File: design/flow/design.v
module cpu_design (reset, clock, write_read, M_address, M_data_in, M_data_out,overflow,status);
input reset,clock;
input[7:0] M_data_in;
output reg write_read,overflow;
output reg [7:0] M_data_out;
output reg[11:0] M_address;
reg[15:0] IR;
reg[7:0] MDR;
reg[11:0] MAR,PC;
reg [7:0]R0;
reg [7:0]R1;
reg [7:0]R2;
reg [7:0]R3;
reg [7:0]A;
reg [8:0]F;
output reg[2:0] status;
parameter idle=4'b0000, load=4'b0001, move=4'b0010, add=4'b0011, sub=4'b0100, AND=4'b0101;
parameter OR=4'b0110, XOR=4'b0111, shrp=4'b1000, shlp=4'b1001, swap=4'b1010, jmp=4'b1011;
parameter jz=4'b1100, read=4'b1101, write=4'b1110, stop=4'b1111; 
always@(*)  
begin
	if((reset==1)&&(status==3)&&(IR[15:12]==write)) 
		write_read=1'b1; 
	else
		write_read=1'b0; 
	M_address=MAR;
	M_data_out=MDR;
	overflow=F[8]^F[7];
 end
always @(negedge clock or negedge reset) 
begin
	if(reset==1'b0)
	begin
		MAR<=12'b000000000000;
		status<=3'b000; 
	end
	else  
		case (status)
			3'b000: begin
						status<=3'b001;
						MAR<=PC;
						case(IR[9:8])
							2'b00: A<=R0;
							2'b01: A<=R1;
							2'b10: A<=R2;
							2'b11: A<=R3;
						endcase
					end
			3'b001: begin
						if(IR[15:12]==stop)status<=1;
						else if (IR[15:12]==swap|| (IR[15:12]==jmp)|| IR[15:12]==jz || IR[15:12]==read || IR[15:12]==write) 
							status<=3'b010;
						else
							status<=3'b000;
					end
			3'b010:begin 
						if(IR[15:12]==swap)
							status <= 3'b000;
						else if ((IR[15:12]==jmp)||(IR[15:12]==read)||(IR[15:12]==write))
						begin
							MAR <= IR[11:0];
							status <= 3'b011;
						end
						else if((IR[15:12]==jz)&& (R0[7:0] == 8'b0000_0000)) 
						begin
							MAR <= IR[11:0];
							status <= 3'b011;
						end
						else
						begin
							MAR <= PC;
							status <= 3'b011;
						end
					end
			3'b011:begin
						if((IR[15:12]==write) || (IR[15:12]==read))
						begin
							MAR<=PC;
							status<=3'b100;
						end
						else
							status<=3'b000;
					 end
			3'b100:begin
						status<=3'b000;
					 end
			default:status<=3'b000;
		endcase
end
always@(posedge clock or negedge reset) 
begin
	if(reset==1'b0) 
	begin
		IR<=16'h0000;
		PC<=12'b000000000000;
		MDR<=8'b00000000;
		R0<=8'b00000000;
		R1<=8'b00000000;
		R2<=8'b00000000;
		F=9'b000000000;
		R3<=8'b00000000; 
	end
	else
	begin
		case (status)
			3'b000: begin
						IR[15:8]<=M_data_in;
						IR[7:0]<=8'b00000000; 
						PC<=PC+12'b000000000001; 
					end  
			3'b001: begin  
						case(IR[15:12]) 
							load: R0<={4'b0000,IR[11:8]}; 
							swap:begin
									case(IR[11:10])
										2'b00:begin
													case(IR[9:8])
														2'b00:R0<=R0;
														2'b01:R1<=R0;
														2'b10:R2<=R0;
														2'b11:R3<=R0;
													endcase
												end
										2'b01:begin
													case(IR[9:8])
														2'b00:R0<=R1;
														2'b01:R1<=R1;
														2'b10:R2<=R1;
														2'b11:R3<=R1;
													endcase
												end
										2'b10:begin
													case(IR[9:8])
														2'b00:R0<=R2;
														2'b01:R1<=R2;
														2'b10:R2<=R2;
														2'b11:R3<=R2;
													endcase
												end
										2'b11:begin
													case(IR[9:8])
														2'b00:R0<=R3;
														2'b01:R1<=R3;
														2'b10:R2<=R3;
														2'b11:R3<=R3;
													endcase
												end
									endcase
								  end
							shlp:begin 
									case(IR[11:10]) 
										2'b00:R0<=R0<<1;
										2'b01:R1<=R1<<1;
										2'b10:R2<=R2<<1;
										2'b11:R3<=R3<<1;
									endcase
								  end
							shrp:begin
									case(IR[11:10]) 
										2'b00:R0<=R0>>1;
										2'b01:R1<=R1>>1;
										2'b10:R2<=R2>>1;
										2'b11:R3<=R3>>1;
									endcase
								  end
							add:begin
									case(IR[11:10])
										2'b00:begin
													F=A+R0;
													R0<=F[7:0];
												end
										2'b01:begin
													F=A+R1;
													R1<=F[7:0];
												end
										2'b10:begin
													F=A+R2;
													R2<=F[7:0];
												end
										2'b11:begin
													F=A+R3;
													R3<=F[7:0];
												end
									endcase
								 end
							sub:begin
									case(IR[11:10])
										2'b00:begin
													F=R0-A;
													R0<=F[7:0];
												end
										2'b01:begin
													F=R1-A;
													R1<=F[7:0];
												end
										2'b10:begin
													F=R2-A;
													R2<=F[7:0];
												end
										2'b11:begin
													F=R3-A;
													R3<=F[7:0];
												end
									endcase
								 end
							move:begin
										case(IR[11:10])
											2'b00:R0<=A;
											2'b01:R1<=A;
											2'b10:R2<=A;
											2'b11:R3<=A;
										endcase
								  end
							AND:begin
									case(IR[11:10])
										2'b00:R0=R0 & A;
										2'b01:R1=R1 & A;
										2'b10:R2=R2 & A;
										2'b11:R3=R3 & A;
									endcase
								 end
							OR:begin
									case(IR[11:10])
										2'b00:R0=R0 | A;
										2'b01:R1=R1 | A;
										2'b10:R2=R2 | A;
										2'b11:R3=R3 | A;
									endcase
								end
							XOR:begin
									case(IR[11:10])
										2'b00:R0=R0 ^ A;
										2'b01:R1=R1 ^ A;
										2'b10:R2=R2 ^ A;
										2'b11:R3=R3 ^ A;
									endcase
								 end
							default:;
						endcase
					end 
			3'b010:begin
						case(IR[15:12])
							swap:begin
									case(IR[11:10])
										2'b00:R0<=A;
										2'b01:R1<=A;
										2'b10:R2<=A;
										2'b11:R3<=A;
									endcase
								  end
							read:begin
									IR[7:0]<=M_data_in;
									PC<=PC+12'b000000000001;
								  end
							write:begin
										IR[7:0]<=M_data_in;
										PC<=PC+12'b000000000001;
										MDR<=R0;
									end
							jmp:begin
									IR[7:0]<=M_data_in;
									PC<=PC+12'b000000000001;
								 end
							jz:begin
									IR[7:0]<=M_data_in;
									PC<=PC+12'b000000000001;
								end
						endcase
					 end
			3'b011:begin
						case(IR[15:12])
							jmp:begin
										PC<=IR[11:0];
									end
							jz:begin
									if(R0==8'b00000000)
										PC<=IR[11:0];
								end
							read:begin
									R0<=M_data_in;
								end
							default:;
						endcase
					 end
			3'b100:begin
					 end
			default:; 
		endcase
	end
end 
endmodule
File: design/flow/run.sh
#!/bin/bash
# the make line also repeats each setting of config.mk as NAME=value (left out here)
make -C /OpenROAD-flow-scripts/flow DESIGN_CONFIG=/design/flow/config.mk WORK_HOME=/design/flow/orfs CLKGATE_MAP_FILE= finish
File: design/flow/config.mk
export PLATFORM = sky130hd
export DESIGN_NAME = cpu_design
export DESIGN_NICKNAME = cpu_design
export VERILOG_FILES = /design/flow/design.v
export SDC_FILE = /design/flow/constraint.sdc
export NUM_CORES = 4
export LEC_CHECK = 0
export CAP_MARGIN = 25
export CELL_PAD_IN_SITES_DETAIL_PLACEMENT = 1
export CELL_PAD_IN_SITES_GLOBAL_PLACEMENT = 1
export CORE_ASPECT_RATIO = 0.84
export CORE_MARGIN = 3
export CORE_UTILIZATION = 40
export CTS_CLUSTER_SIZE = 78
export GPL_TIMING_DRIVEN = 0
export HOLD_SLACK_MARGIN = -0.04
export SLEW_MARGIN = 20
export TNS_END_PERCENT = 40
File: design/flow/constraint.sdc
create_clock -name core_clock -period 6.4 [get_ports {clock}]
set_input_delay 1.2800 -clock core_clock [delete_from_list [all_inputs] [get_ports {clock}]]
set_output_delay 1.2800 -clock core_clock [all_outputs]
set_load 0.01 [all_outputs]
==> flow_summary.json, run 1 <==
{
  "cts.sinks": 93,
  "crit_slowest_cell": "or4_1",
  "ys_sh_simple_pct": 17.1,
  "synth_cell_type_count": 93,
  "rr_startpoint": "A[3]$_DFFE_NP_",
  "worst_setup_path_end_kind": "flip-flop",
  "final_util_pct": 47.0,
  "crit_family": "AND-OR/OR-AND gates",
  "post-route-cell-area_um2": 12400,
  "min_to": "MAR[8]$_DFFE_NN0P_",
  "yosys.stat.seqShare_pct": 21.7,
  "ys_warn_count": 1,
  "criticalPathCategory": "flip-flop to flip-flop",
  "postRouteAntennaNets": 0,
  "chip_area_um2": 29200,
  "worstMarginPinSlew_ns": 1.08,
  "hp-class": "flip-flop to flip-flop",
  "crit_buf_inv": 2,
  "remaining_drc_errors": 0,
  "grt_use_total_pct": 40.4,
  "synth_top_flop_cell": "dfrtp_1",
  "ys_seq_elements": 93,
  "fp_util_pct": 41.3,
  "dp_worst_setup_slack_ns": -0.974,
  "top_cell": "a21oi_1",
  "clockBufferDepth": 2,
  "max_cap_viol_count": 0,
  "grt_antenna_before_repair": 0,
  "hp-start": "MAR[8]$_DFFE_NN0P_",
  "port_buffers": 34,
  "slew_headroom_pct": 28.2,
  "avgViaCountPerCell": 7.02,
  "placed_cell_area_um2": 11700,
  "outcome": "finished with violations",
  "hpwl_um": 43800,
  "final_hold_viol_count": 0,
  "insertion_delay_ns": 0.44,
  "edf_count": 8,
  "slew_viol_final": 0,
  "rows": 54,
  "ys_area_um2": 10900,
  "final_cells": 1789,
  "io_pins": 35,
  "min_path_cells": 2,
  "r2r_cells": 9,
  "drt_iter0_drc": 1778,
  "skew_ns": 0.0684,
  "die_x_um": 186,
  "topCombFamilyByArea": "AND-OR/OR-AND gates",
  "fp.dieH_um": 157,
  "grt_max_degree": 64,
  "ys_cells": 1375,
  "grt_overflow_total": 0,
  "area_growth_pct": 13.7,
  "nFillCells": 3211,
  "ys_sh_aoi_pct": 29.3,
  "crit_cells": 9,
  "largest_area_cell": "dfrtp_1",
  "fin_hold_ws_ns": 0.426,
  "finalNetCount": 1572,
  "grt_pass1_wl_um": 85100,
  "r2r_slack_ns": -0.03,
  "cp_max_fo": 10,
  "arrival_ns": 6.67,
  "tool_warnings": 110,
  "r2r_end": "F[7]$_DFFE_PN0P_",
  "cp_data_required_time_ns": 6.65,
  "routedWlPerCell_um": 33.2,
  "num_vias": 12567,
  "crit_chain": "inv_1 > ha_1 > clkbuf_1 > or4_1 > o22ai_4 > o22ai_1 > xor2_1 > a221oi_2 > a211oi_1",
  "violations": "negative setup slack",
  "dp.cells": 1747,
  "top_cells_by_count": "a21oi_1 (140), nand2_1 (135), ha_1 (107)",
  "drt_pre_antenna_iters": 8,
  "wirelength_um": 59400,
  "endpoint": "F[7]$_DFFE_PN0P_",
  "top_cells_by_area": "dfrtp_1 (16%), ha_1 (12%), a21oi_1 (6.4%)",
  "crit_path_start_kind": "flip-flop",
  "cpPeakStageDelay_ns": 0.64,
  "yosys.area_share.xor_xnor_pct": 2.08,
  "cts_buffers": 9,
  "rsz0062_at_grt": "true",
  "synth_nets": 1500,
  "avgSynthCellArea_um2": 7.92,
  "final.setup.worst_slack_ns": -0.0266,
  "htree_levels": 3,
  "gp_congestion": 1.04,
  "synth_cells": 1375,
  "synth_adder_area_share_pct": 13.8,
  "setup_viol_count_final": 1,
  "syn_area_um2": 10900,
  "clock-root-buffer": "clkbuf_16",
  "crit_start": "A[3]$_DFFE_NP_",
  "async_reset_ff_share_pct": 91.4,
  "top_cell_area_share_pct": 16.1,
  "clkSlewWorstSetupHoldPaths_ns": 0.07,
  "coreArea_um2": 26400,
  "mux_area_share_pct": 8.80,
  "cts_tree": "yes",
  "grt_pass1_vias": 11995
}
==> timing repair <==
action	CTS	global route
buffers inserted	18	1
resized	25	21
endpoints found under the setup margin	22	7
endpoints found under the hold margin	0	0
pin swaps	0	4
hold buffers	0	0
==> area by class of cell <==
class | count | area [um^2] | share of cell area (%)
plain buffers | 107 | 502 | 4.05
clock inverters | 11 | 53.8 | 0.435
well taps | 336 | 420 | 3.40
multi-input cells | 1097 | 7890 | 63.7
clock buffers | 13 | 304 | 2.46
diodes | 1 | 2.50 | 0.0202
flip-flops and latches | 93 | 2370 | 19.1
inverters | 74 | 295 | 2.39
repair buffers | 57 | 548 | 4.43
==> metrics by stage <==
| stage | setup TNS, ns |
|---|---|
| after floorplan | 0 |
| after global placement | -76.34 |
| after detailed placement | -6.87 |
| after CTS | 0 |
| after global routing | -0.183 |
| final | -0.0266 |
==> layer usage <==
metal | part of all wire [%] | GRT usage (%)
met2 | 38 | 54.4
met4 | 5.1 | 16.3
met3 | 13 | 13.2
met1 | 44 | 58.9
met5 | 0.010 | 0
==> run 2: changes to the inputs <==
ABC_AREA = 0   (was default)
CAP_MARGIN = 40   (was 25)
CELL_PAD_IN_SITES_DETAIL_PLACEMENT = 2   (was 1)
CORE_ASPECT_RATIO = default   (was 0.84)
CORE_MARGIN = 9   (was 3)
CORE_UTILIZATION = 21   (was 40)
CTS_CLUSTER_DIAMETER = 155   (was default)
CTS_CLUSTER_SIZE = 60   (was 78)
GPL_ROUTABILITY_DRIVEN = 0   (was default)
GPL_TIMING_DRIVEN = 1   (was 0)
HOLD_SLACK_MARGIN = 0.22   (was -0.04)
MAX_ROUTING_LAYER = met5   (was default)
MIN_ROUTING_LAYER = met1   (was default)
PLACE_DENSITY_LB_ADDON = 0.17   (was default)
SETUP_SLACK_MARGIN = -0.08   (was default)
SLEW_MARGIN = 0   (was 20)
TNS_END_PERCENT = 90   (was 40)
clock period = 10.0 ns   (was 6.4 ns; I/O delays follow)
==> run 2 against run 1 <==
Now clean on timing, DRC and antenna. Global-route usage fell by 22 points. Synthesized cell count did not move. Cell area rose by 0.23%. Flip-flop count did not move. Wire length fell by 3.2%. Hold slack improved by 0.0044 ns. Critical path depth fell by 5. Count of clock-buffer cells in the layout fell by 4. Critical path type is now flip-flop to output pin. Critical endpoint is now write_read.
==> flow_summary.json, run 2 <==
{
  "clkSlewWorstSetupHoldPaths_ns": 0.07,
  "slew_viol_final": 0,
  "ys_warn_count": 1,
  "worstMarginPinSlew_ns": 0.886,
  "grt_max_degree": 72,
  "hpwl_um": 41400,
  "crit_start": "status[1]$_DFF_NN0_",
  "chip_area_um2": 60400,
  "crit_chain": "nand2b_1 > nor2_1 > and3_1 > clkdlybuf4s50_1",
  "synth_adder_area_share_pct": 13.8,
  "rsz0062_at_grt": "false",
  "synth_top_flop_cell": "dfrtp_1",
  "crit_path_start_kind": "flip-flop",
  "ys_area_um2": 10900,
  "synth_cell_type_count": 93,
  "min_path_cells": 2,
  "rr_startpoint": "A[1]$_DFFE_NP_",
  "port_buffers": 34,
  "edf_count": 8,
  "crit_slowest_cell": "dfrtn_1",
  "grt_pass1_wl_um": 84800,
  "top_cells_by_count": "a21oi_1 (140), nand2_1 (135), ha_1 (107)",
  "grt_use_total_pct": 18.8,
  "tool_warnings": 107,
  "outcome": "complete, no violations",
  "clockBufferDepth": 2,
  "grt_overflow_total": 0,
  "remaining_drc_errors": 0,
  "grt_antenna_before_repair": 0,
  "r2r_end": "F[7]$_DFFE_PN0P_",
  "wirelength_um": 57500,
  "ctsHoldBuffers": 0,
  "ys_sh_aoi_pct": 29.3,
  "top_cell_area_share_pct": 16.1,
  "slew_headroom_pct": 40.5,
  "ys_cells": 1375,
  "top_cell": "a21oi_1",
  "mux_area_share_pct": 8.80,
  "insertion_delay_ns": 0.46,
  "io_pins": 35,
  "postRouteAntennaNets": 0,
  "ys_seq_elements": 93,
  "crit_cells": 4,
  "synth_cells": 1375,
  "dp_worst_setup_slack_ns": 1.24,
  "yosys.stat.seqShare_pct": 21.7,
  "cts_buffers": 9,
  "tns_ns": 0,
  "largest_area_cell": "dfrtp_1",
  "final_hold_viol_count": 0,
  "setup_viol_count_final": 0,
  "max_cap_viol_count": 0,
  "cp_data_required_time_ns": 8.00,
  "topCombFamilyByArea": "AND-OR/OR-AND gates",
  "hp-start": "MAR[10]$_DFFE_NN0P_",
  "placed_cell_area_um2": 12100,
  "ys_sh_simple_pct": 17.1,
  "endpoint": "write_read",
  "crit_buf_inv": 1,
  "avgSynthCellArea_um2": 7.92,
  "antenna_cells": 0,
  "arrival_ns": 7.18,
  "htree_levels": 3,
  "worst_setup_path_end_kind": "output pin",
  "cts.sinks": 93,
  "fp_util_pct": 21.2,
  "cts_resized": 0,
  "finalNetCount": 1498,
  "drt_pre_antenna_iters": 5,
  "avgViaCountPerCell": 5.49,
  "grt_pass1_vias": 12028,
  "r2r_slack_ns": 1.37,
  "yosys.area_share.xor_xnor_pct": 2.08,
  "area_growth_pct": 14.0,
  "post-route-cell-area_um2": 12400,
  "routedWlPerCell_um": 27.9,
  "hp-class": "flip-flop to flip-flop",
  "top_cells_by_area": "dfrtp_1 (16%), ha_1 (12%), a21oi_1 (6.4%)",
  "drt_iter0_drc": 698,
  "rows": 83,
  "skew_ns": 0.0706,
  "criticalPathCategory": "flip-flop to output pin",
  "die_x_um": 246,
  "num_vias": 11301,
  "clock-root-buffer": "clkbuf_16",
  "crit_family": "simple AND/OR/NAND/NOR gates",
  "r2r_cells": 10,
  "fp.dieH_um": 246,
  "nFillCells": 5966,
  "syn_area_um2": 10900,
  "final.setup.worst_slack_ns": 0.824,
  "min_to": "MAR[10]$_DFFE_NN0P_",
  "cp_max_fo": 10,
  "cpPeakStageDelay_ns": 0.60,
  "async_reset_ff_share_pct": 91.4,
  "coreArea_um2": 51300,
  "cts_tree": "yes",
  "synth_nets": 1500,
  "cts_setup_buffers": 0
}
[run 2: layer usage]
metal | GRT usage (%) | up-vias | share of wire, %
li1 | - | 5051 | -
met1 | 24.5 | 5938 | 46
met2 | 32.3 | 257 | 48
met3 | 2.36 | 55 | 3.6
met4 | 4.90 | 0 | 2.1
met5 | 0 | - | 0
[run 2: metrics by stage]
stage               instances  util [%]  hold slack, ns
finish                   2058      24.2           0.431
global route             2058      24.2           0.461
CTS                      2058      24.2           0.438
detailed placement       2035      23.5           0.433
global placement         2033      23.5           0.425
floorplan                1375         -           0.477
[run 2: cell type report]
type / instances / area [um^2] / area share (%)
clock buffers: 9 / 225 / 1.82
inverters: 74 / 278 / 2.24
repair buffers: 90 / 782 / 6.30
multi-input cells: 1097 / 7780 / 62.7
well taps: 680 / 851 / 6.86
clock inverters: 15 / 118 / 0.948
flip-flops and latches: 93 / 2370 / 19.1
==> run 3: changes to the inputs <==
ABC_AREA = default   (was 0)
CAP_MARGIN = 35   (was 40)
CELL_PAD_IN_SITES_DETAIL_PLACEMENT = default   (was 2)
CELL_PAD_IN_SITES_GLOBAL_PLACEMENT = default   (was 1)
CORE_MARGIN = 2   (was 9)
CORE_UTILIZATION = 66   (was 21)
CTS_CLUSTER_DIAMETER = 89   (was 155)
CTS_CLUSTER_SIZE = 84   (was 60)
GPL_ROUTABILITY_DRIVEN = default   (was 0)
GPL_TIMING_DRIVEN = default   (was 1)
HOLD_SLACK_MARGIN = default   (was 0.22)
MAX_ROUTING_LAYER = default   (was met5)
MIN_ROUTING_LAYER = default   (was met1)
PLACE_DENSITY_LB_ADDON = default   (was 0.17)
SETUP_SLACK_MARGIN = 1.07   (was -0.08)
SLEW_MARGIN = 20   (was 0)
TNS_END_PERCENT = default   (was 90)
clock period = 4.28 ns   (was 10.0 ns; I/O delays follow)
==> run 3 against run 2 <==
The run now fails in global routing. Synthesized area unchanged. Synthesized cell count unchanged. Die area down 71%.
==> flow_summary.json, run 3 <==
{
  "synth_top_flop_cell": "dfrtp_1",
  "yosys.stat.seqShare_pct": 21.7,
  "avgSynthCellArea_um2": 7.92,
  "io_pins": 35,
  "port_buffers": 34,
  "mux_area_share_pct": 8.80,
  "error_line": "[ERROR GRT-0116] Global routing finished with congestion. Check the congestion regions in the DRC Viewer.",
  "coreArea_um2": 16000,
  "yosys.area_share.xor_xnor_pct": 2.08,
  "synth_adder_area_share_pct": 13.8,
  "clock-root-buffer": "clkbuf_16",
  "clockBufferDepth": 2,
  "placed_cell_area_um2": 13000,
  "grt_overflow_total": 2,
  "ctsHoldBuffers": 0,
  "outcome": "did not finish",
  "ys_sh_aoi_pct": 29.3,
  "synth_cells": 1375,
  "cts_buffers": 9,
  "rows": 46,
  "dp_worst_setup_slack_ns": -0.704,
  "haltStage": "global routing",
  "fp.dieH_um": 132,
  "synth_cell_type_count": 93,
  "top_cell": "a21oi_1",
  "top_cells_by_count": "a21oi_1 (140), nand2_1 (135), ha_1 (107)",
  "ys_warn_count": 1,
  "ys_cells": 1375,
  "htree_levels": 3,
  "largest_area_cell": "dfrtp_1",
  "cts.sinks": 93,
  "top_cells_by_area": "dfrtp_1 (16%), ha_1 (12%), a21oi_1 (6.4%)",
  "edf_count": 8,
  "ys_sh_simple_pct": 17.1,
  "hpwl_um": 32900,
  "async_reset_ff_share_pct": 91.4,
  "topCombFamilyByArea": "AND-OR/OR-AND gates",
  "synth_nets": 1500,
  "fp_util_pct": 68.0,
  "ys_area_um2": 10900,
  "ys_seq_elements": 93,
  "chip_area_um2": 17500,
  "syn_area_um2": 10900,
  "top_cell_area_share_pct": 16.1,
  "grt_use_total_pct": 78.9,
  "gp_congestion": 1.09,
  "die_x_um": 132
}
run 3: metal layers:
| metal | GRT overflow | global-route usage, % |
|---|---|---|
| met3 | 0 | 64.5 |
| met4 | 1 | 73.1 |
| met1 | 0 | 81.2 |
| met2 | 1 | 93.2 |
| met5 | 0 | 45.6 |
run 3: timing repair:
action                                  CTS
endpoints found under the setup margin  117
pin swaps                                92
buffers inserted                         78
resized                                 323
cloned                                    2
run 3: stage by stage:
step | hold slack [ns] | instances | utilization, %
3_3_place_gp | 0.427 | 1736 | 81.0
4_1_cts | 0.434 | 1841 | 94.0
2_1_floorplan | 0.478 | 1375 | -
3_5_place_dp | 0.438 | 1738 | 81.1
==> run 4: changes to the inputs <==
CAP_MARGIN = 20   (was 35)
CELL_PAD_IN_SITES_GLOBAL_PLACEMENT = 0   (was default)
CTS_CLUSTER_DIAMETER = 60   (was 89)
CTS_CLUSTER_SIZE = 61   (was 84)
GPL_ROUTABILITY_DRIVEN = 0   (was default)
GPL_TIMING_DRIVEN = 1   (was default)
MAX_ROUTING_LAYER = met4   (was default)
SETUP_SLACK_MARGIN = default   (was 1.07)
clock period = 10.8 ns   (was 4.28 ns; I/O delays follow)
==> run 4 against run 3 <==
Now clean on timing, DRC and antenna. Die area unchanged. Synthesized cell count unchanged. Synthesized area unchanged.
==> flow_summary.json, run 4 <==
{
  "largest_area_cell": "dfrtp_1",
  "top_cells_by_count": "a21oi_1 (140), nand2_1 (135), ha_1 (107)",
  "ys_warn_count": 1,
  "grt_use_total_pct": 45.9,
  "setup_viol_count_final": 0,
  "rsz0062_at_grt": "false",
  "async_reset_ff_share_pct": 91.4,
  "clkSlewWorstSetupHoldPaths_ns": 0.06,
  "grt_pass1_wl_um": 60900,
  "cts_setup_buffers": 0,
  "grt_overflow_total": 0,
  "rows": 46,
  "gr-usage-met2_pct": 61.1,
  "finalNetCount": 1474,
  "mux_area_share_pct": 8.80,
  "cts_resized": 0,
  "drt_pre_antenna_iters": 10,
  "skew_ns": 0.0728,
  "synth_cell_type_count": 93,
  "grt_max_degree": 58,
  "insertion_delay_ns": 0.43,
  "hp-start": "MAR[9]$_DFFE_NN0P_",
  "synth_nets": 1500,
  "hpwl_um": 27400,
  "yosys.area_share.xor_xnor_pct": 2.08,
  "avgViaCountPerCell": 7.42,
  "avgSynthCellArea_um2": 7.92,
  "postRouteAntennaNets": 0,
  "r2r_end": "F[7]$_DFFE_PN0P_",
  "crit_start": "status[0]$_DFF_NN0_",
  "slew_headroom_pct": 22.2,
  "max_cap_viol_count": 0,
  "r2r_cells": 9,
  "crit_slowest_cell": "dfrtn_1",
  "top_cells_by_area": "dfrtp_1 (16%), ha_1 (12%), a21oi_1 (6.4%)",
  "top_cell_area_share_pct": 16.1,
  "area_growth_pct": 6.54,
  "ctsHoldBuffers": 0,
  "die_x_um": 132,
  "min_path_cells": 2,
  "drt_iter0_drc": 1901,
  "ys_seq_elements": 93,
  "hp-class": "flip-flop to flip-flop",
  "topCombFamilyByArea": "AND-OR/OR-AND gates",
  "fin_hold_ws_ns": 0.437,
  "fp_util_pct": 68.0,
  "syn_area_um2": 10900,
  "arrival_ns": 7.63,
  "clockBufferDepth": 2,
  "grt_pass1_vias": 10587,
  "yosys.stat.seqShare_pct": 21.7,
  "endpoint": "write_read",
  "worstMarginPinSlew_ns": 1.17,
  "met1_usage_pct": 63.2,
  "grt_antenna_before_repair": 1,
  "top_cell": "a21oi_1",
  "synth_top_flop_cell": "dfrtp_1",
  "dp.cells": 1547,
  "ys_area_um2": 10900,
  "io_pins": 35,
  "cts_tree": "yes",
  "tns_ns": 0,
  "clock-root-buffer": "clkbuf_16",
  "crit_chain": "inv_2 > nor2_1 > and3_1 > clkdlybuf4s50_1",
  "synth_cells": 1375,
  "final_hold_viol_count": 0,
  "criticalPathCategory": "flip-flop to output pin",
  "crit_family": "buffers and inverters",
  "crit_cells": 4,
  "cp_max_fo": 19,
  "final_cells": 1572,
  "fp.dieH_um": 132,
  "chip_area_um2": 17500,
  "slew_viol_final": 0,
  "min_to": "MAR[9]$_DFFE_NN0P_",
  "edf_count": 8,
  "wirelength_um": 39800,
  "cp_data_required_time_ns": 8.64,
  "ys_cells": 1375,
  "num_vias": 11659,
  "cts_buffers": 9,
  "remaining_drc_errors": 0,
  "ys_sh_aoi_pct": 29.3,
  "crit_buf_inv": 2,
  "crit_path_start_kind": "flip-flop",
  "top_usage_layer": "met1",
  "coreArea_um2": 16000,
  "grt_util_met3_pct": 13.6,
  "tool_warnings": 109,
  "worst_setup_path_end_kind": "output pin",
  "outcome": "complete, no violations",
  "cpPeakStageDelay_ns": 0.73,
  "cts.sinks": 93,
  "rr_startpoint": "A[1]$_DFFE_NP_",
  "routedWlPerCell_um": 25.3,
  "port_buffers": 34,
  "htree_levels": 3,
  "ys_sh_simple_pct": 17.1,
  "synth_adder_area_share_pct": 13.8,
  "r2r_slack_ns": 1.58
}
## run 4: routing by layer
layer  share of wire [%]  vias up
met1                  39     5372
met2                  39     1044
met4                 6.1        0
met3                  16      215
li1                    -     5028
met5                   0        -
## run 4: cell type report
class                      instances  area, um^2
antenna                            2        5.00
sequential                        93        2370
multi-input combinational       1097        7780
inverter                          74         278
clock buffer                      11         254
tap                              216         270
fill                            1318        4400
timing repair buffer              66         578
clock inverter                    13        68.8
## run 4: through the flow
stage          instance area (um^2)  worst slack [ns]  util (%)
6_report                      11600              1.01      72.5
5_1_grt                       11600             0.850      72.5
4_1_cts                       11600              1.02      72.5
3_5_place_dp                  11300              1.40      70.5
3_3_place_gp                  11300              1.42      70.5
2_1_floorplan                 10900              2.16         -
==> run 5: changes to the inputs <==
ABC_AREA = 1   (was default)
CORE_UTILIZATION = 72   (was 66)
CTS_CLUSTER_DIAMETER = 155   (was 60)
CTS_CLUSTER_SIZE = default   (was 61)
GPL_ROUTABILITY_DRIVEN = 1   (was 0)
PLACE_DENSITY = 0.66   (was default)
clock period = 6.51 ns   (was 10.8 ns; I/O delays follow)
==> run 5 against run 4 <==
Register-to-register slack got worse by 1.1 ns. Count of clock-buffer cells in the layout is 2 lower. Still clean. Flip-flop count unchanged. Core utilization grew 6.4 points. Die area is 6.7% lower. Wire length up 11%. Final cell count up 28%. Hold slack improved by 0.017 ns.
==> flow_summary.json, run 5 <==
{
  "worst_setup_path_end_kind": "output pin",
  "cts_tree": "yes",
  "ys_seq_elements": 93,
  "grt_overflow_total": 0,
  "max_cap_viol_count": 0,
  "ctsHoldBuffers": 0,
  "num_vias": 13822,
  "routedWlPerCell_um": 22.0,
  "endpoint": "status[1]",
  "r2r_cells": 12,
  "drt_pre_antenna_iters": 8,
  "rr_startpoint": "A[4]$_DFFE_NP_",
  "ys_area_um2": 11100,
  "remaining_drc_errors": 0,
  "async_reset_ff_share_pct": 91.4,
  "cts_buffers": 9,
  "yosys.stat.seqShare_pct": 21.4,
  "grt_use_total_pct": 55.7,
  "slew_viol_final": 0,
  "skew_ns": 0.0821,
  "ys_sh_aoi_pct": 17.7,
  "fin_hold_ws_ns": 0.454,
  "crit_start": "status[1]$_DFF_NN0_",
  "syn_area_um2": 11100,
  "avgSynthCellArea_um2": 6.14,
  "yosys.area_share.xor_xnor_pct": 0.871,
  "top_cell": "nand2_1",
  "fp_util_pct": 73.3,
  "htree_levels": 3,
  "met2WireLength_um": 17600,
  "setup_viol_count_final": 0,
  "crit_path_start_kind": "flip-flop",
  "finalNetCount": 1940,
  "chip_area_um2": 16400,
  "synth_adder_area_share_pct": 13.6,
  "top_cells_by_area": "nand2_1 (18%), dfrtp_1 (16%), ha_1 (12%)",
  "r2r_end": "F[7]$_DFFE_PN0P_",
  "route.top_layer_used": "met4",
  "final.setup.worst_slack_ns": 0.428,
  "top_cell_area_share_pct": 18.3,
  "nFillCells": 1180,
  "hpwl_um": 31200,
  "largest_area_cell": "nand2_1",
  "topCombFamilyByArea": "simple AND/OR/NAND/NOR gates",
  "rsz0062_at_grt": "false",
  "mux_area_share_pct": 0,
  "ys_cells": 1800,
  "post-route-cell-area_um2": 11900,
  "ys_warn_count": 1,
  "postRouteAntennaNets": 0,
  "grt_pass1_wl_um": 68200,
  "synth_nets": 1925,
  "avgViaCountPerCell": 6.88,
  "r2r_slack_ns": 0.44,
  "tool_warnings": 109,
  "dp_worst_setup_slack_ns": 0.461,
  "hp-start": "MAR[2]$_DFFE_NN0P_",
  "wirelength_um": 44300,
  "die_x_um": 128,
  "synth_cells": 1800,
  "top_cells_by_count": "nand2_1 (538), nor2_1 (208), inv_1 (171)",
  "crit_chain": "clkdlybuf4s50_1",
  "coreArea_um2": 15100,
  "cpPeakStageDelay_ns": 0.61,
  "crit_buf_inv": 1,
  "arrival_ns": 4.78,
  "io_pins": 35,
  "wl_met1_um": 14800,
  "crit_cells": 1,
  "clockBufferDepth": 2,
  "min_to": "MAR[2]$_DFFE_NN0P_",
  "cts.sinks": 93,
  "slew_headroom_pct": 13.1,
  "ys_sh_simple_pct": 37.3,
  "rows": 45,
  "grt_pass1_vias": 12788,
  "insertion_delay_ns": 0.45,
  "tns_ns": 0,
  "min_path_cells": 2,
  "cp_data_required_time_ns": 5.21,
  "area_growth_pct": 7.62,
  "grt_max_degree": 48,
  "crit_slowest_cell": "clkdlybuf4s50_1",
  "final_hold_viol_count": 0,
  "outcome": "complete, no violations",
  "fp.dieH_um": 128,
  "port_buffers": 34,
  "placed_cell_area_um2": 11600,
  "edf_count": 8,
  "drt_iter0_drc": 2790,
  "synth_top_flop_cell": "dfrtp_1",
  "synth_cell_type_count": 51,
  "worstMarginPinSlew_ns": 1.30,
  "met3_length_um": 7900,
  "final_util_pct": 78.9,
  "grt_antenna_before_repair": 2,
  "hp-class": "flip-flop to flip-flop",
  "cp_max_fo": 7,
  "clock-root-buffer": "clkbuf_16",
  "criticalPathCategory": "flip-flop to output pin",
  "gp_congestion": 1.23,
  "clkSlewWorstSetupHoldPaths_ns": 0.06,
  "crit_family": "buffers and inverters"
}
## run 5: layer usage
| layer | GRT usage [%] | up-vias |
|---|---|---|
| li1 | - | 5975 |
| met1 | 66.2 | 6050 |
| met2 | 77.9 | 1365 |
| met3 | 20.5 | 432 |
| met4 | 38.7 | 0 |
| met5 | - | - |
## run 5: stage by stage
step                std cells
floorplan                1800
global placement         1985
detailed placement       1985
CTS                      2008
global route             2010
finish                   2010
## run 5: layout make-up
| type | count | area (um^2) | area share (%) |
|---|---|---|---|
| Multi-Input combinational cell | 1450 | 7680 | 64.6 |
| Antenna cell | 2 | 5.00 | 0.0421 |
| Clock inverter | 15 | 103 | 0.862 |
| Clock buffer | 9 | 225 | 1.89 |
| Inverter | 187 | 702 | 5.90 |
| Timing Repair Buffer | 66 | 581 | 4.88 |
| Tap cell | 188 | 235 | 1.98 |
| Sequential cell | 93 | 2370 | 19.9 |
## run 5: repair_timing
action	in CTS	in global routing
hold endpoints to repair	0	0
setup endpoints to repair	0	1
gates resized	0	2
setup buffers	0	0
==> run 6: changes to the inputs <==
ABC_AREA = default   (was 1)
CELL_PAD_IN_SITES_GLOBAL_PLACEMENT = default   (was 0)
CORE_UTILIZATION = 11   (was 72)
CTS_CLUSTER_DIAMETER = default   (was 155)
GPL_ROUTABILITY_DRIVEN = default   (was 1)
GPL_TIMING_DRIVEN = default   (was 1)
MAX_ROUTING_LAYER = default   (was met4)
PLACE_DENSITY = default   (was 0.66)
clock period = 10.6 ns   (was 6.51 ns; I/O delays follow)
==> run 6 against run 5 <==
Cell area increased by 8.8%. Clock skew is 0.014 ns lower. Critical endpoint is now write_read. Count of clock-buffer cells in the layout unchanged. Still clean. Critical path type unchanged.
==> flow_summary.json, run 6 <==
{
  "r2r_slack_ns": 1.43,
  "rows": 115,
  "clockBufferDepth": 2,
  "placed_cell_area_um2": 12600,
  "grt_use_total_pct": 8.46,
  "htree_levels": 3,
  "io_pins": 35,
  "async_reset_ff_share_pct": 91.4,
  "top_cell_area_share_pct": 16.1,
  "coreArea_um2": 98300,
  "routedWlPerCell_um": 16.9,
  "cp_max_fo": 19,
  "crit_cells": 4,
  "rr_startpoint": "A[1]$_DFFE_NP_",
  "post-route-cell-area_um2": 12900,
  "worstMarginPinSlew_ns": 1.17,
  "flop_area_um2": 2370,
  "cts_tree": "yes",
  "worst_setup_path_end_kind": "output pin",
  "clkSlewWorstSetupHoldPaths_ns": 0.07,
  "cts_setup_buffers": 0,
  "ys_cells": 1375,
  "dp.cells": 2620,
  "dp_worst_setup_slack_ns": 1.24,
  "synth_nets": 1500,
  "grt_antenna_before_repair": 0,
  "synth_cells": 1375,
  "crit_buf_inv": 2,
  "criticalPathCategory": "flip-flop to output pin",
  "antenna_cells": 0,
  "slew_headroom_pct": 22.1,
  "finalNetCount": 1477,
  "ys_warn_count": 1,
  "final_cells": 2644,
  "outcome": "complete, no violations",
  "rsz0062_at_grt": "false",
  "logic_area_um2": 7770,
  "cts_buffers": 9,
  "wirelength_um": 44600,
  "top_cells_by_area": "dfrtp_1 (16%), ha_1 (12%), a21oi_1 (6.4%)",
  "endpoint": "write_read",
  "avgViaCountPerCell": 4.26,
  "tns_ns": 0,
  "setup_viol_count_final": 0,
  "yosys.area_share.xor_xnor_pct": 2.08,
  "gp_congestion": 0.936,
  "ys_sh_simple_pct": 17.1,
  "port_buffers": 34,
  "postRouteAntennaNets": 0,
  "min_path_cells": 2,
  "min_to": "MAR[0]$_DFFE_NN0P_",
  "max_cap_viol_count": 0,
  "arrival_ns": 7.67,
  "slew_viol_final": 0,
  "yosys.stat.seqShare_pct": 21.7,
  "fp.dieH_um": 319,
  "cts_resized": 0,
  "fin_hold_ws_ns": 0.423,
  "syn_area_um2": 10900,
  "grt_overflow_total": 0,
  "hp-start": "MAR[0]$_DFFE_NN0P_",
  "insertion_delay_ns": 0.44,
  "ys_sh_aoi_pct": 29.3,
  "crit_path_start_kind": "flip-flop",
  "hpwl_um": 30900,
  "cts.sinks": 93,
  "cpPeakStageDelay_ns": 0.76,
  "area_growth_pct": 18.9,
  "fp_util_pct": 11.1,
  "crit_chain": "inv_2 > nor2_1 > and3_1 > clkdlybuf4s50_1",
  "grt_pass1_vias": 10757,
  "synth_adder_area_share_pct": 13.8,
  "final_util_pct": 13.2,
  "ys_seq_elements": 93,
  "nFillCells": 11237,
  "crit_start": "status[0]$_DFF_NN0_",
  "final_hold_viol_count": 0,
  "skew_ns": 0.0678,
  "crit_slowest_cell": "dfrtn_1",
  "die_x_um": 319,
  "synth_top_flop_cell": "dfrtp_1",
  "drt_pre_antenna_iters": 9,
  "hp-class": "flip-flop to flip-flop",
  "drt_iter0_drc": 1416,
  "cp_data_required_time_ns": 8.48,
  "num_vias": 11272,
  "ys_area_um2": 10900,
  "grt_max_degree": 47,
  "r2r_cells": 9,
  "topCombFamilyByArea": "AND-OR/OR-AND gates",
  "remaining_drc_errors": 0,
  "top_cells_by_count": "a21oi_1 (140), nand2_1 (135), ha_1 (107)",
  "mux_area_share_pct": 8.80,
  "crit_family": "buffers and inverters",
  "final.setup.worst_slack_ns": 0.805,
  "chip_area_um2": 102000,
  "r2r_end": "F[7]$_DFFE_PN0P_",
  "avgSynthCellArea_um2": 7.92,
  "edf_count": 8,
  "top_cell": "a21oi_1",
  "ctsHoldBuffers": 0,
  "clock-root-buffer": "clkbuf_16",
  "synth_cell_type_count": 93,
  "tool_warnings": 107,
  "largest_area_cell": "dfrtp_1",
  "grt_pass1_wl_um": 67100
}
## run 6: area by class of cell
type	instances	area share, %
Clock buffer	9	1.74
Clock inverter	15	0.734
Inverter	74	2.15
Multi-Input combinational cell	1097	60.0
Sequential cell	93	18.3
Tap cell	1287	12.4
Timing Repair Buffer	69	4.64
## run 6: per-layer routing
metal	GRT usage, %	vias to the layer above	part of all wire, %
li1	-	5010	-
met1	10.9	5388	40
met2	13.6	713	45
met3	1.52	161	10
met4	4.13	0	4.9
met5	0	-	0
==> run 7: changes to the inputs <==
CORE_UTILIZATION = 70   (was 11)
CTS_CLUSTER_DIAMETER = 315   (was default)
CTS_CLUSTER_SIZE = 14   (was default)
clock period = 2.78 ns   (was 10.6 ns; I/O delays follow)
==> run 7 against run 6 <==
The flow now stops in clock tree synthesis. Synthesized area unchanged. Die area decreased by 84%. Synthesized cell count unchanged.
==> flow_summary.json, run 7 <==
{
  "ys_warn_count": 1,
  "outcome": "did not finish",
  "gp_congestion": 1.12,
  "port_buffers": 34,
  "die_x_um": 129,
  "syn_area_um2": 10900,
  "rows": 45,
  "mux_area_share_pct": 8.80,
  "fp_util_pct": 71.6,
  "coreArea_um2": 15200,
  "top_cells_by_area": "dfrtp_1 (16%), ha_1 (12%), a21oi_1 (6.4%)",
  "synth_top_flop_cell": "dfrtp_1",
  "synth_adder_area_share_pct": 13.8,
  "top_cells_by_count": "a21oi_1 (140), nand2_1 (135), ha_1 (107)",
  "dp.cells": 1807,
  "synth_cells": 1375,
  "hpwl_um": 36800,
  "yosys.area_share.xor_xnor_pct": 2.08,
  "avgSynthCellArea_um2": 7.92,
  "topCombFamilyByArea": "AND-OR/OR-AND gates",
  "ys_sh_aoi_pct": 29.3,
  "haltStage": "clock tree synthesis",
  "fp.dieH_um": 129,
  "chip_area_um2": 16600,
  "edf_count": 8,
  "ys_cells": 1375,
  "synth_nets": 1500,
  "largest_area_cell": "dfrtp_1",
  "synth_cell_type_count": 93,
  "async_reset_ff_share_pct": 91.4,
  "top_cell_area_share_pct": 16.1,
  "yosys.stat.seqShare_pct": 21.7,
  "top_cell": "a21oi_1",
  "io_pins": 35,
  "ys_sh_simple_pct": 17.1,
  "ys_seq_elements": 93,
  "ys_area_um2": 10900,
  "error_line": "[ERROR DPL-0038] Utilization greater than 100%, impossible to legalize"
}
run 7: stage by stage:
stage	setup WS, ns	setup TNS [ns]	util (%)	instance area (um^2)
after global placement	-1.35	-55.26	90.9	13800
after floorplan	-1.70	-48.50	-	11300
after detailed placement	-1.43	-63.04	90.9	13800
==> run 8: changes to the inputs <==
CELL_PAD_IN_SITES_DETAIL_PLACEMENT = 0   (was default)
CORE_ASPECT_RATIO = 1.88   (was default)
CORE_MARGIN = 8   (was 2)
CORE_UTILIZATION = 50   (was 70)
CTS_CLUSTER_DIAMETER = 238   (was 315)
CTS_CLUSTER_SIZE = default   (was 14)
MIN_ROUTING_LAYER = met2   (was default)
PLACE_DENSITY = 0.93   (was default)
SETUP_SLACK_MARGIN = 1.41   (was default)
TNS_END_PERCENT = 70   (was default)
clock period = 6.5 ns   (was 2.78 ns; I/O delays follow)
==> run 8 against run 7 <==
The run fails in global routing. Synthesized cell count did not move. Die area rose by 63%. Synthesized area did not move.
==> flow_summary.json, run 8 <==
{
  "outcome": "did not finish",
  "haltStage": "global routing",
  "error_line": "[ERROR GRT-0232] Routing congestion too high. Check the congestion heatmap in the GUI.",
  "fp.dieH_um": 218,
  "port_buffers": 34,
  "yosys.area_share.xor_xnor_pct": 2.08,
  "yosys.stat.seqShare_pct": 21.7,
  "ys_seq_elements": 93,
  "chip_area_um2": 27000,
  "top_cells_by_count": "a21oi_1 (140), nand2_1 (135), ha_1 (107)",
  "clock-root-buffer": "clkbuf_16",
  "edf_count": 8,
  "synth_top_flop_cell": "dfrtp_1",
  "ys_sh_aoi_pct": 29.3,
  "cts_buffers": 9,
  "ys_cells": 1375,
  "synth_cell_type_count": 93,
  "synth_adder_area_share_pct": 13.8,
  "ys_sh_simple_pct": 17.1,
  "synth_nets": 1500,
  "top_cell": "a21oi_1",
  "mux_area_share_pct": 8.80,
  "avgSynthCellArea_um2": 7.92,
  "htree_levels": 3,
  "async_reset_ff_share_pct": 91.4,
  "cts.sinks": 93,
  "coreArea_um2": 21600,
  "placed_cell_area_um2": 11700,
  "largest_area_cell": "dfrtp_1",
  "synth_cells": 1375,
  "top_cell_area_share_pct": 16.1,
  "grt_use_total_pct": 72.6,
  "die_x_um": 124,
  "grt_overflow_total": 1,
  "gp_congestion": 1.09,
  "ys_warn_count": 1,
  "ys_area_um2": 10900,
  "hpwl_um": 38500,
  "rows": 74,
  "syn_area_um2": 10900,
  "topCombFamilyByArea": "AND-OR/OR-AND gates",
  "top_cells_by_area": "dfrtp_1 (16%), ha_1 (12%), a21oi_1 (6.4%)",
  "clockBufferDepth": 2,
  "fp_util_pct": 50.5,
  "io_pins": 35
}
==> run 8: layer usage <==
metal  GRT overflow  GRT usage [%]
met5              0           52.4
met4              0           58.6
met3              0           77.2
met2              1           77.6
met1              -              -
==> run 8: timing repair <==
item                       4_1_cts
resized                        264
cloned                           3
setup endpoints to repair      106
pin swaps                       69
setup buffers                   82
hold buffers                     0
==> run 8: through the flow <==
stage	worst slack (ns)	std cells
2_1_floorplan	0.157	1375
3_3_place_gp	0.228	1636
3_5_place_dp	0.211	1636
4_1_cts	0.536	1744
==> run 9: changes to the inputs <==
CELL_PAD_IN_SITES_DETAIL_PLACEMENT = default   (was 0)
CORE_ASPECT_RATIO = default   (was 1.88)
CORE_MARGIN = 2   (was 8)
CORE_UTILIZATION = 57   (was 50)
CTS_CLUSTER_DIAMETER = default   (was 238)
MIN_ROUTING_LAYER = default   (was met2)
PLACE_DENSITY = default   (was 0.93)
SETUP_SLACK_MARGIN = default   (was 1.41)
TNS_END_PERCENT = default   (was 70)
clock period = 4.27 ns   (was 6.5 ns; I/O delays follow)
==> run 9 against run 8 <==
Now fails the layout checks on negative setup slack. Synthesized area unchanged. Synthesized cell count unchanged. Die area is 25% lower.
==> flow_summary.json, run 9 <==
{
  "outcome": "finished with violations",
  "violations": "negative setup slack",
  "skew_ns": 0.0784,
  "port_buffers": 34,
  "synth_nets": 1500,
  "ys_sh_aoi_pct": 29.3,
  "nFillCells": 1355,
  "die_x_um": 142,
  "r2r_slack_ns": -0.54,
  "io_pins": 35,
  "cts_buffers": 9,
  "synth_cell_type_count": 93,
  "min_path_cells": 2,
  "grt_pass1_wl_um": 72300,
  "arrival_ns": 5.07,
  "crit_start": "A[0]$_DFFE_NP_",
  "crit_path_start_kind": "flip-flop",
  "finalNetCount": 1728,
  "area_growth_pct": 32.6,
  "rows": 50,
  "grt_max_degree": 63,
  "avgSynthCellArea_um2": 7.92,
  "chip_area_um2": 20200,
  "fin_hold_ws_ns": 0.419,
  "ys_seq_elements": 93,
  "slew_headroom_pct": 15.4,
  "topCombFamilyByArea": "AND-OR/OR-AND gates",
  "edf_count": 8,
  "fp_util_pct": 58.2,
  "hp-start": "MAR[3]$_DFFE_NN0P_",
  "clkSlewWorstSetupHoldPaths_ns": 0.08,
  "syn_area_um2": 10900,
  "top_cells_by_area": "dfrtp_1 (16%), ha_1 (12%), a21oi_1 (6.4%)",
  "criticalPathCategory": "flip-flop to flip-flop",
  "synth_adder_area_share_pct": 13.8,
  "final.setup.worst_slack_ns": -0.542,
  "endpoint": "R2[6]$_DFFE_PN0P_",
  "drt_iter0_drc": 1837,
  "ctsHoldBuffers": 0,
  "top_cell_area_share_pct": 16.1,
  "ys_area_um2": 10900,
  "postRouteAntennaNets": 0,
  "crit_cells": 9,
  "synth_top_flop_cell": "dfrtp_1",
  "max_cap_viol_count": 0,
  "min_to": "MAR[3]$_DFFE_NN0P_",
  "setup_viol_count_final": 32,
  "crit_slowest_cell": "edfxtp_1",
  "num_vias": 13045,
  "rr_startpoint": "A[0]$_DFFE_NP_",
  "final_cells": 1843,
  "ys_cells": 1375,
  "ys_warn_count": 1,
  "r2r_cells": 9,
  "cts.sinks": 93,
  "wirelength_um": 49300,
  "gp_congestion": 1.05,
  "cp_max_fo": 5,
  "crit_chain": "ha_2 > fa_2 > a21o_1 > a21o_1 > a21oi_2 > mux2i_1 > o21ai_1 > o31a_1 > o32a_1",
  "crit_family": "AND-OR/OR-AND gates",
  "final_hold_viol_count": 0,
  "top_cells_by_count": "a21oi_1 (140), nand2_1 (135), ha_1 (107)",
  "top_cell": "a21oi_1",
  "avgViaCountPerCell": 7.08,
  "cp_data_required_time_ns": 4.52,
  "cp_common_cell": "a21o_1",
  "largest_area_cell": "dfrtp_1",
  "coreArea_um2": 18700,
  "grt_antenna_before_repair": 3,
  "remaining_drc_errors": 0,
  "worst_setup_path_end_kind": "flip-flop",
  "worstMarginPinSlew_ns": 1.27,
  "hpwl_um": 34600,
  "clockBufferDepth": 2,
  "r2r_end": "R2[6]$_DFFE_PN0P_",
  "grt_overflow_total": 0,
  "dp.cells": 1782,
  "grt_pass1_vias": 12307,
  "grt_use_total_pct": 47.5,
  "slew_viol_final": 0,
  "cpPeakStageDelay_ns": 0.49,
  "yosys.stat.seqShare_pct": 21.7,
  "cts_tree": "yes",
  "mux_area_share_pct": 8.80,
  "synth_cells": 1375,
  "insertion_delay_ns": 0.43,
  "yosys.area_share.xor_xnor_pct": 2.08,
  "async_reset_ff_share_pct": 91.4,
  "fp.dieH_um": 142,
  "ys_sh_simple_pct": 17.1,
  "htree_levels": 3,
  "drt_pre_antenna_iters": 6,
  "hp-class": "flip-flop to flip-flop",
  "crit_buf_inv": 0,
  "routedWlPerCell_um": 26.8,
  "tool_warnings": 112,
  "clock-root-buffer": "clkbuf_16",
  "rsz0062_at_grt": "true",
  "tns_ns": -8.77
}
[run 9: metrics by stage]
stage | setup slack, ns | util (%) | instance area, um^2
2_1_floorplan | -0.958 | - | 10900
5_1_grt | -0.652 | 77.1 | 14400
6_report | -0.542 | 77.2 | 14400
4_1_cts | -0.589 | 75.5 | 14100
3_5_place_dp | -0.702 | 69.4 | 13000
3_3_place_gp | -0.657 | 69.4 | 13000
[run 9: per-layer routing]
metal	share of wire, %	global-route usage (%)
met1	36	58.6
met2	42	72.2
met3	15	16.5
met4	7.4	27.4
met5	0.055	0
[run 9: final cells by class]
cell class / count / area [um^2] / share of cell area, %
clock inverter: 15 / 104 / 0.720
antenna: 1 / 2.50 / 0.0173
clock buffer: 9 / 225 / 1.56
inverter: 74 / 278 / 1.92
timing repair buffer: 320 / 2610 / 18.1
multi-input combinational: 1097 / 8550 / 59.2
sequential: 93 / 2370 / 16.4
tap: 234 / 293 / 2.03
[run 9: repair_timing]
item,CTS,global route
gates cloned,0,0
pin swaps,67,52
resized,151,62
setup endpoints to repair,55,58
buffers inserted,28,11
==> run 10: changes to the inputs <==
CAP_MARGIN = 30   (was 20)
CORE_UTILIZATION = 29   (was 57)
CTS_CLUSTER_DIAMETER = 363   (was default)
MIN_ROUTING_LAYER = met1   (was default)
PLACE_DENSITY_LB_ADDON = 0.25   (was default)
SETUP_SLACK_MARGIN = 0.53   (was default)
SLEW_MARGIN = 15   (was 20)
clock period = 6.14 ns   (was 4.27 ns; I/O delays follow)
==> run 10 against run 9 <==
Now clean on timing, DRC and antenna. Final cell count is 3.8% higher. Largest cell class unchanged. Highest routed layer is now met4.
==> flow_summary.json, run 10 <==
{
  "outcome": "complete, no violations",
  "crit_path_start_kind": "flip-flop",
  "criticalPathCategory": "flip-flop to flip-flop",
  "die_x_um": 198,
  "crit_start": "A[5]$_DFFE_NP_",
  "ys_sh_simple_pct": 17.1,
  "synth_top_flop_cell": "dfrtp_1",
  "fp.dieH_um": 198,
  "rr_startpoint": "A[5]$_DFFE_NP_",
  "skew_ns": 0.0871,
  "ys_sh_aoi_pct": 29.3,
  "crit_chain": "clkinvlp_4 > buf_6 > ha_4 > buf_6 > nor3b_2 > nor3_2 > o22ai_4 > buf_4 > or4_1 > nand4_1 > a21oi_1 > a21oi_1",
  "coreArea_um2": 36800,
  "synth_adder_area_share_pct": 13.8,
  "syn_area_um2": 10900,
  "ctsHoldBuffers": 0,
  "insertion_delay_ns": 0.45,
  "grt_antenna_before_repair": 0,
  "final.setup.worst_slack_ns": 0.426,
  "io_pins": 35,
  "postRouteAntennaNets": 0,
  "drt_pre_antenna_iters": 5,
  "htree_levels": 3,
  "avgSynthCellArea_um2": 7.92,
  "worst_setup_path_end_kind": "flip-flop",
  "mux_area_share_pct": 8.80,
  "num_vias": 11747,
  "grt_pass1_wl_um": 71700,
  "ys_warn_count": 1,
  "grt_pass1_vias": 11226,
  "grt_overflow_total": 0,
  "drt_iter0_drc": 1383,
  "ys_cells": 1375,
  "synth_cell_type_count": 93,
  "hp-start": "MAR[1]$_DFFE_NN0P_",
  "synth_cells": 1375,
  "grt_max_degree": 58,
  "nFillCells": 3812,
  "cp_data_required_time_ns": 6.46,
  "ys_area_um2": 10900,
  "grt_util_met3_pct": 5.11,
  "max_cap_viol_count": 0,
  "slew_headroom_pct": 33.8,
  "min_to": "MAR[1]$_DFFE_NN0P_",
  "cts_tree": "yes",
  "logic_area_um2": 8310,
  "yosys.stat.seqShare_pct": 21.7,
  "clkSlewWorstSetupHoldPaths_ns": 0.10,
  "grt_use_total_pct": 24.6,
  "edf_count": 8,
  "async_reset_ff_share_pct": 91.4,
  "port_buffers": 34,
  "remaining_drc_errors": 0,
  "finalNetCount": 1565,
  "synth_nets": 1500,
  "top_cell": "a21oi_1",
  "setup_viol_count_final": 0,
  "cp_max_fo": 5,
  "largest_area_cell": "dfrtp_1",
  "top_cell_area_share_pct": 16.1,
  "hp-class": "flip-flop to flip-flop",
  "r2r_slack_ns": 0.43,
  "clockBufferDepth": 2,
  "chip_area_um2": 39100,
  "top_cells_by_area": "dfrtp_1 (16%), ha_1 (12%), a21oi_1 (6.4%)",
  "crit_buf_inv": 4,
  "hpwl_um": 34000,
  "rows": 70,
  "worstMarginPinSlew_ns": 0.988,
  "crit_cells": 12,
  "antenna_cells": 0,
  "cts.sinks": 93,
  "tool_warnings": 110,
  "cts_buffers": 9,
  "arrival_ns": 6.04,
  "top_usage_layer": "met2",
  "r2r_cells": 12,
  "topCombFamilyByArea": "AND-OR/OR-AND gates",
  "slew_viol_final": 0,
  "crit_family": "simple AND/OR/NAND/NOR gates",
  "clock-root-buffer": "clkbuf_16",
  "dp_worst_setup_slack_ns": 0.0762,
  "top_cells_by_count": "a21oi_1 (140), nand2_1 (135), ha_1 (107)",
  "avgViaCountPerCell": 6.14,
  "routedWlPerCell_um": 25.4,
  "met1_usage_pct": 32.3,
  "gp_congestion": 0.983,
  "fp_util_pct": 29.6,
  "min_path_cells": 2,
  "area_growth_pct": 21.2,
  "wirelength_um": 48600,
  "cpPeakStageDelay_ns": 0.41,
  "final_util_pct": 35.9,
  "final_hold_viol_count": 0,
  "ys_seq_elements": 93,
  "r2r_end": "R1[7]$_DFFE_PN0P_",
  "yosys.area_share.xor_xnor_pct": 2.08,
  "crit_slowest_cell": "or4_1",
  "rsz0062_at_grt": "true",
  "flop_area_um2": 2370,
  "gr-usage-met2_pct": 38.8,
  "endpoint": "R1[7]$_DFFE_PN0P_"
}
-- run 10: metrics by stage --
stage / area, um^2 / hold WS, ns / cells / TNS [ns]
after floorplan: 10900 / 0.477 / 1375 / -0.0225
after global placement: 12000 / 0.423 / 1848 / 0
after detailed placement: 12000 / 0.430 / 1850 / 0
after CTS: 12700 / 0.425 / 1893 / 0
after global routing: 13200 / 0.446 / 1913 / 0
final: 13200 / 0.417 / 1913 / 0
-- run 10: layout make-up --
type / count / area share (%)
flip-flops and latches: 93 / 18.0
clock inverters: 15 / 0.683
inverters: 74 / 2.18
multi-input cells: 1097 / 63.0
clock buffers: 9 / 1.71
repair buffers: 157 / 10.0
well taps: 468 / 4.44
-- run 10: per-layer routing --
metal | share of wire, % | vias to the layer above
li1 | - | 5193
met4 | 4.8 | 0
met3 | 9.7 | 148
met2 | 45 | 702
met5 | 0 | -
met1 | 41 | 5704
-- run 10: timing repair --
item                       4_1_cts  5_1_grt
pin swaps                       20       34
gates resized                   77       73
setup endpoints to repair       29       30
buffers inserted                20       19
cloned                           0        1
==> run 11: changes to the inputs <==
ABC_AREA = 1   (was default)
CAP_MARGIN = 20   (was 30)
CORE_UTILIZATION = 69   (was 29)
CTS_CLUSTER_DIAMETER = 247   (was 363)
CTS_CLUSTER_SIZE = 99   (was default)
MIN_ROUTING_LAYER = default   (was met1)
PLACE_DENSITY = 0.38   (was default)
PLACE_DENSITY_LB_ADDON = default   (was 0.25)
SETUP_SLACK_MARGIN = 0.89   (was 0.53)
SLEW_MARGIN = 20   (was 15)
TNS_END_PERCENT = 20   (was default)
clock period = 4.27 ns   (was 6.14 ns; I/O delays follow)
==> run 11 against run 10 <==
The run now fails in global routing. Synthesized cell count up 31%. Synthesized area grew 1.6%. Die area decreased by 56%.
==> flow_summary.json, run 11 <==
{
  "edf_count": 8,
  "coreArea_um2": 15800,
  "cts_buffers": 9,
  "placed_cell_area_um2": 12600,
  "syn_area_um2": 11100,
  "hpwl_um": 32300,
  "clockBufferDepth": 2,
  "ys_sh_simple_pct": 37.3,
  "io_pins": 35,
  "yosys.area_share.xor_xnor_pct": 0.871,
  "async_reset_ff_share_pct": 91.4,
  "ys_sh_aoi_pct": 17.7,
  "outcome": "did not finish",
  "ys_seq_elements": 93,
  "haltStage": "global routing",
  "ys_warn_count": 1,
  "synth_adder_area_share_pct": 13.6,
  "chip_area_um2": 17100,
  "topCombFamilyByArea": "simple AND/OR/NAND/NOR gates",
  "top_cells_by_area": "nand2_1 (18%), dfrtp_1 (16%), ha_1 (12%)",
  "top_cells_by_count": "nand2_1 (538), nor2_1 (208), inv_1 (171)",
  "yosys.stat.seqShare_pct": 21.4,
  "cts.sinks": 93,
  "gp_congestion": 1.13,
  "mux_area_share_pct": 0,
  "synth_top_flop_cell": "dfrtp_1",
  "rows": 46,
  "ctsHoldBuffers": 0,
  "fp.dieH_um": 131,
  "htree_levels": 3,
  "top_cell_area_share_pct": 18.3,
  "fp_util_pct": 70.1,
  "error_line": "[ERROR DPL-0038] Utilization greater than 100%, impossible to legalize",
  "synth_cells": 1800,
  "avgSynthCellArea_um2": 6.14,
  "synth_cell_type_count": 51,
  "die_x_um": 131,
  "synth_nets": 1925,
  "ys_cells": 1800,
  "dp.cells": 2132,
  "port_buffers": 34,
  "ys_area_um2": 11100,
  "top_cell": "nand2_1",
  "clock-root-buffer": "clkbuf_16",
  "dp_worst_setup_slack_ns": -0.127,
  "largest_area_cell": "nand2_1"
}
==> run 11: timing repair <==
action | 4_1_cts
gates cloned | 1
setup endpoints to repair | 116
gates resized | 419
endpoints found under the hold margin | 0
setup buffers | 26
pin swaps | 174
